==> run a: inputs <==
==> flow/design.v <==
`timescale 1ns / 1ps
 module PWM(
    input clk,
	 input rst,
	 input  wire   [2:0] ctr,
	 output reg 	pwm_left_out,				 
	 output reg    pwm_right_out,           
	 output reg [3:0] ctr_dir_out       
    );
	 reg  [19:0]  countleft; 
	 reg  [19:0]  countright; 
	 reg [19:0]left;
	 reg [19:0]right;
	 always@(posedge clk)
	 if(rst)
		begin
		left<=20'h0;
		right<=20'h0;
		ctr_dir_out<=4'b0000;
		end
	 else
	 casex(ctr)
		3'b000:                   
			begin
			left<=20'h24a;
			right<=20'h24a;
			ctr_dir_out<=4'b0101;
			end
		3'b110:                      
			begin
			left<=20'h24a;
			right<=20'h75;
			ctr_dir_out<=4'b0101;
			end
		3'b111:                      
			begin
			left<=20'h24a;
			right<=20'h111;
			ctr_dir_out<=4'b0101; 
			end
		3'b101:                      
			begin
			left<=20'h75;
			right<=20'h24a;
			ctr_dir_out<=4'b0101;
			end
		3'b100:                      
			begin
			left<=20'h111;
			right<=20'h24a;
			ctr_dir_out<=4'b0101;
			end
		3'b011:                      
			begin
			left<=20'h298;
			right<=20'h298;
			ctr_dir_out<=4'b1010;
			end
		3'b010:                      
			begin
			left<=20'h298;
			right<=20'h298;
			ctr_dir_out<=4'b0101;
			end
		3'b001:                      
			begin
			left<=20'h187;
			right<=20'h187;
			ctr_dir_out<=4'b0000;
			end
		endcase
	always@(posedge clk)
		if(rst)
			begin
			countleft=20'b0;
			pwm_left_out=0;
			end
		else
		begin
			countleft=countleft+1;
			if(countleft<=left)
				begin
				pwm_left_out=1;
				end
			else begin
			pwm_left_out=0;
			end
			if(countleft>=20'h30d)
			begin
			countleft=0;
			end
		end
	always@(posedge clk)
		if(rst)
			begin
			countright=20'b0;
			pwm_right_out=0;
			end
		else
		begin
			countright=countright+1;
			if(countright<=right)
				begin
				pwm_right_out=1;
				end
			else begin
			pwm_right_out=0;
			end
			if(countright>=20'h30d)
			begin
			countright=0;
			end
		end
endmodule
`timescale 1ns / 1ps
module HongWai(
	 input clk,
	 input rst,
    output reg [2:0]ctr,
	 input wire [1:0]hwsignal,
	 output reg [1:0]leds_hw
    );
	 always@(posedge clk)                  
    begin
	 if(rst)
		leds_hw<=2'b00;
	 else
	 leds_hw<=hwsignal;
	 end
	 always@(posedge clk)
		if(rst)
			ctr<=3'b000;
		else
		casex(hwsignal)
		2'b00:
			begin
			ctr<=3'b000;
			end
		2'b10:
			begin
			ctr<=3'b101;       
			end
		2'b01:
			begin
			ctr<=3'b110;
			end
		2'b11:
			begin
			ctr<=3'b000;
			end
		endcase
endmodule
`timescale 1ns / 1ps
module ChaoShengBo(
	 input clk,
	 input rst,
	 output reg [2:0]ctr,
	 output reg En_o,
	 output reg En_negedge_o,
	 output reg Trig,
	 input wire Echo,
	 input wire [1:0]hwsignal,
	output reg En_tag
    );
	 reg [23:0]count;           
	 reg [23:0]timecount;       
	 reg [23:0]keep_obstacle_time;
	 reg [23:0]keep_no_obstacle_time;     
	 reg En;                     
	 reg [31:0]turnleft_count;      
	 reg [1:0]temp;
	 reg [1:0]Echo_temp;
	 reg En_negedge;
	 reg tag;
	 reg [31:0]tag_count;      
	 reg [31:0]count_total; 
	 reg count_tag;
	 always@(posedge clk)
	 if(rst)
	 begin
	 count=24'b0;
	 Trig=1'b0;
	 end
	 else
	 begin
	 count=count+1;
	 if(count>=24'h1312d)       
		begin
		Trig=1'b1;
		end
	if(count==24'h13136)           
		begin
		Trig=1'b0;
		count=24'b0;
		end
	 end
	 always@(posedge clk)
	 if(rst)
		begin
		timecount=24'b0;
		keep_obstacle_time<=24'b0;
		En=0;
		keep_no_obstacle_time=24'b0;
		turnleft_count=32'b0;
		temp<=2'b0;
		Echo_temp<=2'b0;
		En_negedge=0;
		ctr<=3'b000;
		En_tag=0;
		tag=0;
		tag_count=0;
		count_total=0;
		count_tag=0;
		En_o<=0;
		En_negedge_o<=0;
		end
	 else
	 begin
	 keep_obstacle_time<=timecount;
	 if(Echo)
		begin
		timecount=timecount+1;
		end
	  Echo_temp[0]<=Echo;
	  Echo_temp[1]<=Echo_temp[0]; 
	  if((Echo_temp==2'b10)&&(keep_obstacle_time>=24'h1e84))
	  begin
	  timecount=24'b0;
	  En=0;
	  end
	  if((keep_obstacle_time<=24'h6b7)&&(keep_obstacle_time>=24'h4e)&&(Echo_temp==2'b10))
		begin
		timecount=24'b0;
		En=1;
		ctr<=3'b111;
		end
	 temp[0]<=En;
	 temp[1]<=temp[0];
	 if(temp==2'b10)
	 begin
	 En_negedge=1;
	 tag=1;
	 count_tag=1;
	 end
	 if(count_tag==1)
	 begin
	 count_total=count_total+1;
	 end
	 if(En_negedge&(turnleft_count<=32'h1443fd)&(turnleft_count>32'h8583b))
	 begin
	 turnleft_count=turnleft_count+1;
	  ctr<=3'b100;
	 end
	 if(En_negedge&(turnleft_count<=32'h8583b))
	 begin
	 turnleft_count=turnleft_count+1;
	  ctr<=3'b000;
	 end
	  if(En_negedge&(turnleft_count<=32'h1a39de)&(turnleft_count>32'h1443fd))
	 begin
	 turnleft_count=turnleft_count+1;
	  ctr<=3'b111;
	 end
	 if(turnleft_count>=32'h1a39de)
	 begin
	 En_negedge=0;
	 turnleft_count=32'b0;
	 end
	 if(tag==1&((hwsignal==2'b10)|(hwsignal==2'b00)))
	 begin
	 En_tag=1;
	 tag_count=tag_count+1;
	 ctr<=3'b110;
	 end
	 if(tag_count>=32'h5f5e1)
	 begin
	 En_tag=0;
	 tag_count=0;
	 tag=0;
	 count_total=0;
	 count_tag=0;
	 end
	 if(count_total>=32'h5f5e10)
	 begin
	 En_tag=0;
	 tag_count=0;
	 tag=0;
	 count_total=0;
	 count_tag=0;
	 end
	 En_o<=En;
	 En_negedge_o<=En_negedge;
	 end
endmodule
`timescale 1ns / 1ps
module Bluetooth(
    input clk,
	 input rst,
	 input Rx,
	 output Tx,
	 output reg [7:0] seg_data,
	 output [7:0] seg_slect,
	 output reg bl_En,
	 output reg [2:0] bl_ctr
    );
	 reg EnRead;
	 reg [19:0]fp;
	 reg [16:0]seg_fp;
	 reg seg_fp_clk;
	 reg [7:0]data;
	 reg [7:0]seg_data_r;
	 reg bl_En_r;
	 reg [2:0]bl_ctr_r;
	 assign seg_slect=8'hfe;
	 assign Tx=1'b0;
	 always@(posedge clk)
	 if(rst)
	 begin
	 EnRead=0;
	 fp=20'h0;
	 data=8'hfe;
	 seg_fp=17'h0;
	 seg_fp_clk=0;
	 seg_data_r=8'h0;
	 bl_En_r=0;
	 bl_ctr_r=3'b001;
	 seg_data<=8'h0;
	 bl_En<=0;
	 bl_ctr<=3'b001;
	 end
	 else
	 begin
		if(Rx==0)
			begin
				EnRead=1;
			end
		if(EnRead)
			begin
				fp=fp+1;
			end
		case(fp)
		20'h7a:
			begin
				data[0]=Rx;
			end
		20'hcb:
			begin
				data[1]=Rx;
			end
		20'h11d:
			begin
				data[2]=Rx;
			end
		20'h16e:
			begin
				data[3]=Rx;
			end
		20'h1c0:
			begin
				data[4]=Rx;
			end
		20'h211:
			begin
				data[5]=Rx;
			end	
		20'h262:
			begin
				data[6]=Rx;
			end
		20'h2b4:
			begin
				data[7]=Rx;
			end
		20'h305:               
			begin
				EnRead=0;
				fp=20'h0;
			end
		endcase
	 seg_fp=seg_fp+1;
	 if(seg_fp==17'h1fff)
		begin
		seg_fp_clk=0;
		end
		if(seg_fp==17'h3d09)
		begin
		if(seg_fp_clk==0)
		case(data)
	  8'h0:
		begin
		seg_data_r=8'b11000000;
		bl_ctr_r=3'b010;                  
		end
	  8'h1:
		begin
		seg_data_r=8'b11111001;
		bl_ctr_r=3'b111;                  
		end
	  8'h2:
		begin
		seg_data_r=8'b10100100;
		bl_ctr_r=3'b011;                  
		end
	  8'h3:
		begin
		seg_data_r=8'b10110000;
		bl_ctr_r=3'b100;                  
		end
	  8'h4:
		begin
		seg_data_r=8'b10011001;
		bl_ctr_r=3'b001;                 
		end
	  8'h5:
		begin
		seg_data_r=8'b10010010;
		bl_En_r=1;                       
		end
	  8'h6:
		begin
		seg_data_r=8'b10000010;
		bl_En_r=0;                        
		end
	  8'h7:
		begin
		seg_data_r=8'b00000111;
		end
	  8'h8:
		begin
		seg_data_r=8'b01111111;
		end
	  8'h9:
		begin
		seg_data_r=8'b01101111;
		end
	 8'hff:
		begin
		seg_data_r=8'b01110110;
		end
	 8'hfe:
		begin
		seg_data_r=8'b10001100;
		end
	  endcase
		seg_fp_clk=1;
		end
	 seg_data<=seg_data_r;
	 bl_En<=bl_En_r;
	 bl_ctr<=bl_ctr_r;
	 end
endmodule
`timescale 1ns / 1ps
module Top(
	input  clk,
	input  rst,
	output pwm_left_out,
	output pwm_right_out,
	output [3:0] ctr_dir_out,
	output [2:0] led,
	input  [1:0]hwsignal,
	output [1:0]leds_hw,
	output wire [2:0] led_pwm_ctr,
	output Trig,
	input Echo,
	output En_tag,
	output csb_En_negedge,
	input Rx,
	output Tx,
	output [7:0] data,
	output [7:0] seg_slect
    );
	wire [2:0]hw_ctr;
	wire [2:0]ctr;
	wire [2:0]bl_ctr;
	wire csb_En;                    
	wire bl_En;
	wire [2:0]csb_ctr;
	wire [2:0]middctr;
	PWM pwm(.clk(clk),
				.rst(rst),
				.ctr(ctr),
				.pwm_left_out(pwm_left_out),
				.pwm_right_out(pwm_right_out),
				.ctr_dir_out(ctr_dir_out));
	HongWai hw(.clk(clk),
					.rst(rst),
					.ctr(hw_ctr),
					.hwsignal(hwsignal),
					.leds_hw(leds_hw));
	ChaoShengBo csb(.clk(clk),
					.rst(rst),
					.ctr(csb_ctr),
					.En_o(csb_En),
					.En_negedge_o(csb_En_negedge),
					.Trig(Trig),
					.Echo(Echo),
					.hwsignal(hwsignal),
					.En_tag(En_tag)
					);
	Bluetooth bt(.clk(clk),
					.rst(rst),
					.Rx(Rx),
					.Tx(Tx),
					.seg_data(data),
					.seg_slect(seg_slect),
					.bl_ctr(bl_ctr),
					.bl_En(bl_En));
		assign middctr=(csb_En|csb_En_negedge)?csb_ctr:hw_ctr;
		assign ctr=bl_En?bl_ctr:middctr;
		assign led_pwm_ctr=csb_ctr;
		assign led=ctr;
endmodule
==> flow/run.sh <==
#!/bin/bash
# the make line also repeats each setting of config.mk as NAME=value (left out here)
make -C /OpenROAD-flow-scripts/flow DESIGN_CONFIG=/design/flow/config.mk WORK_HOME=/design/flow/orfs CLKGATE_MAP_FILE= finish
==> flow/config.mk <==
export PLATFORM = sky130hd
export DESIGN_NAME = Top
export DESIGN_NICKNAME = Top
export VERILOG_FILES = /design/flow/design.v
export SDC_FILE = /design/flow/constraint.sdc
export NUM_CORES = 4
export LEC_CHECK = 0
export ABC_AREA = 1
export CAP_MARGIN = 30
export CELL_PAD_IN_SITES_DETAIL_PLACEMENT = 0
export CELL_PAD_IN_SITES_GLOBAL_PLACEMENT = 3
export CORE_MARGIN = 8
export CORE_UTILIZATION = 40
export CTS_CLUSTER_DIAMETER = 173
export GPL_TIMING_DRIVEN = 0
export HOLD_SLACK_MARGIN = 0.04
export MIN_ROUTING_LAYER = met2
export SETUP_SLACK_MARGIN = 0.09
export SLEW_MARGIN = 20
export TNS_END_PERCENT = 15
==> flow/constraint.sdc <==
create_clock -name core_clock -period 15.6 [get_ports {clk}]
set_input_delay 3.1200 -clock core_clock [delete_from_list [all_inputs] [get_ports {clk}]]
set_output_delay 3.1200 -clock core_clock [all_outputs]
set_load 0.01 [all_outputs]
==> run b: changes against run a <==
==> flow/config.mk (replaced) <==
export PLATFORM = sky130hd
export DESIGN_NAME = Top
export DESIGN_NICKNAME = Top
export VERILOG_FILES = /design/flow/design.v
export SDC_FILE = /design/flow/constraint.sdc
export NUM_CORES = 4
export LEC_CHECK = 0
export ABC_AREA = 1
export CAP_MARGIN = 20
export CORE_MARGIN = 2
export CORE_UTILIZATION = 72
export CTS_CLUSTER_DIAMETER = 379
export CTS_CLUSTER_SIZE = 15
export HOLD_SLACK_MARGIN = 0.3
export PLACE_DENSITY_LB_ADDON = 0.07
export SETUP_SLACK_MARGIN = 1.43
export SLEW_MARGIN = 5
==> flow/constraint.sdc (replaced) <==
create_clock -name core_clock -period 4.99 [get_ports {clk}]
set_input_delay 0.9980 -clock core_clock [delete_from_list [all_inputs] [get_ports {clk}]]
set_output_delay 0.9980 -clock core_clock [all_outputs]
set_load 0.01 [all_outputs]
==> summary of the runs <==
- Run a produced a layout that fails on DRC. Run b failed in global routing (5_1_grt) on GRT-0232.
- In synthesized cell count, run b and run a do not differ.
- In synthesized area, run b and run a do not differ.
- Between run b and run a, the lower die size is in run b (gap about 50%, measured against run a).

==> delta <==
Starts from the design.v that is shown in full above.
export LEC_CHECK = 0
export ABC_AREA = 1
export CAP_MARGIN = 20
export CORE_MARGIN = 2
export CORE_UTILIZATION = 72
export CTS_CLUSTER_DIAMETER = 193
export CTS_CLUSTER_SIZE = 10
export PLACE_DENSITY = 0.6
export SETUP_SLACK_MARGIN = -0.37
export SLEW_MARGIN = 20
create_clock -name core_clock -period 3.78 [get_ports {clk}]
run.sh (not shown) runs the stock make flow with config.mk's settings and CLKGATE_MAP_FILE=.
==> garnet: changes against delta <==
--- a/flow/config.mk
+++ b/flow/config.mk
@@ -8,9 +8,9 @@
 export ABC_AREA = 1
 export CAP_MARGIN = 20
+export CORE_ASPECT_RATIO = 0.5
 export CORE_MARGIN = 2
-export CORE_UTILIZATION = 72
-export CTS_CLUSTER_DIAMETER = 193
-export CTS_CLUSTER_SIZE = 10
+export CORE_UTILIZATION = 70
+export CTS_CLUSTER_SIZE = 98
 export PLACE_DENSITY = 0.6
-export SETUP_SLACK_MARGIN = -0.37
+export SETUP_SLACK_MARGIN = 0.71
 export SLEW_MARGIN = 20
==> flow/constraint.sdc (replaced) <==
create_clock -name core_clock -period 5.6 [get_ports {clk}]
set_input_delay 1.1200 -clock core_clock [delete_from_list [all_inputs] [get_ports {clk}]]
set_output_delay 1.1200 -clock core_clock [all_outputs]
set_load 0.01 [all_outputs]
==> harbor: changes against delta <==
==> flow/config.mk (replaced) <==
export PLATFORM = sky130hd
export DESIGN_NAME = Top
export DESIGN_NICKNAME = Top
export VERILOG_FILES = /design/flow/design.v
export SDC_FILE = /design/flow/constraint.sdc
export NUM_CORES = 4
export LEC_CHECK = 0
export ABC_AREA = 1
export CAP_MARGIN = 15
export CELL_PAD_IN_SITES_GLOBAL_PLACEMENT = 0
export CORE_MARGIN = 2
export CORE_UTILIZATION = 72
export CTS_CLUSTER_DIAMETER = 202
export GPL_TIMING_DRIVEN = 1
export PLACE_DENSITY = 0.35
export SETUP_SLACK_MARGIN = 0.43
export SLEW_MARGIN = 20
==> flow/constraint.sdc (replaced) <==
create_clock -name core_clock -period 5.08 [get_ports {clk}]
set_input_delay 1.0160 -clock core_clock [delete_from_list [all_inputs] [get_ports {clk}]]
set_output_delay 1.0160 -clock core_clock [all_outputs]
set_load 0.01 [all_outputs]
==> onyx: changes against delta <==
==> flow/config.mk (replaced) <==
export PLATFORM = sky130hd
export DESIGN_NAME = Top
export DESIGN_NICKNAME = Top
export VERILOG_FILES = /design/flow/design.v
export SDC_FILE = /design/flow/constraint.sdc
export NUM_CORES = 4
export LEC_CHECK = 0
export CAP_MARGIN = 30
export CELL_PAD_IN_SITES_DETAIL_PLACEMENT = 1
export CELL_PAD_IN_SITES_GLOBAL_PLACEMENT = 1
export CORE_MARGIN = 8
export CORE_UTILIZATION = 40
export CTS_CLUSTER_DIAMETER = 23
export SLEW_MARGIN = 20
==> flow/constraint.sdc (replaced) <==
create_clock -name core_clock -period 15.6 [get_ports {clk}]
set_input_delay 3.1200 -clock core_clock [delete_from_list [all_inputs] [get_ports {clk}]]
set_output_delay 3.1200 -clock core_clock [all_outputs]
set_load 0.01 [all_outputs]
==> comparison table <==
|  | garnet | onyx | harbor | delta |
|---|---|---|---|---|
| Portion of the clock cycle consumed by the worst path in the final layout | - | 55.8% | 139% | - |
| Flop share of the area | - | 29.3% | 28.9% | - |
| Number of gates resized after CTS | 218 | 0 | 32 | - |
| Number of diodes added for antenna fixing | - | 0 | 4 | - |
| Final Total Pwr | - | 0.00287 W | 0.00508 W | - |
| Outcome | stopped before the end | no timing/DRC/antenna violations | failed layout checks | stopped before the end |
| Last stage reached | global routing | - | - | clock tree synthesis |
| Reasons for failing layout checks | - | - | max-capacitance violations, max-slew violations, negative setup slack | - |
| Tap cells | - | 532 | 285 | - |
| Final weighted congestion in routability-driven placement | 1.04 | 0.855 | 1.07 | 1.06 |
| CTS root buf | sky130_fd_sc_hd__clkbuf_16 | sky130_fd_sc_hd__clkbuf_16 | sky130_fd_sc_hd__clkbuf_16 | - |
| Final number of setup-violating endpoints | - | 0 | 25 | - |
| Reg power frac | - | 28.1% | 48.3% | - |
| Logic area | - | 9790 um^2 | 10200 um^2 | - |
| Remaining design rule violation count | - | 0 | 0 | - |
| End of the worst hold path | - | bt.seg_fp[0]$_SDFF_PP0_ | csb.keep_obstacle_time[5]$_SDFF_PP0_ | - |
| Critical path depth | - | 24 | 32 | - |
Power and IR drop assume default switching activity.
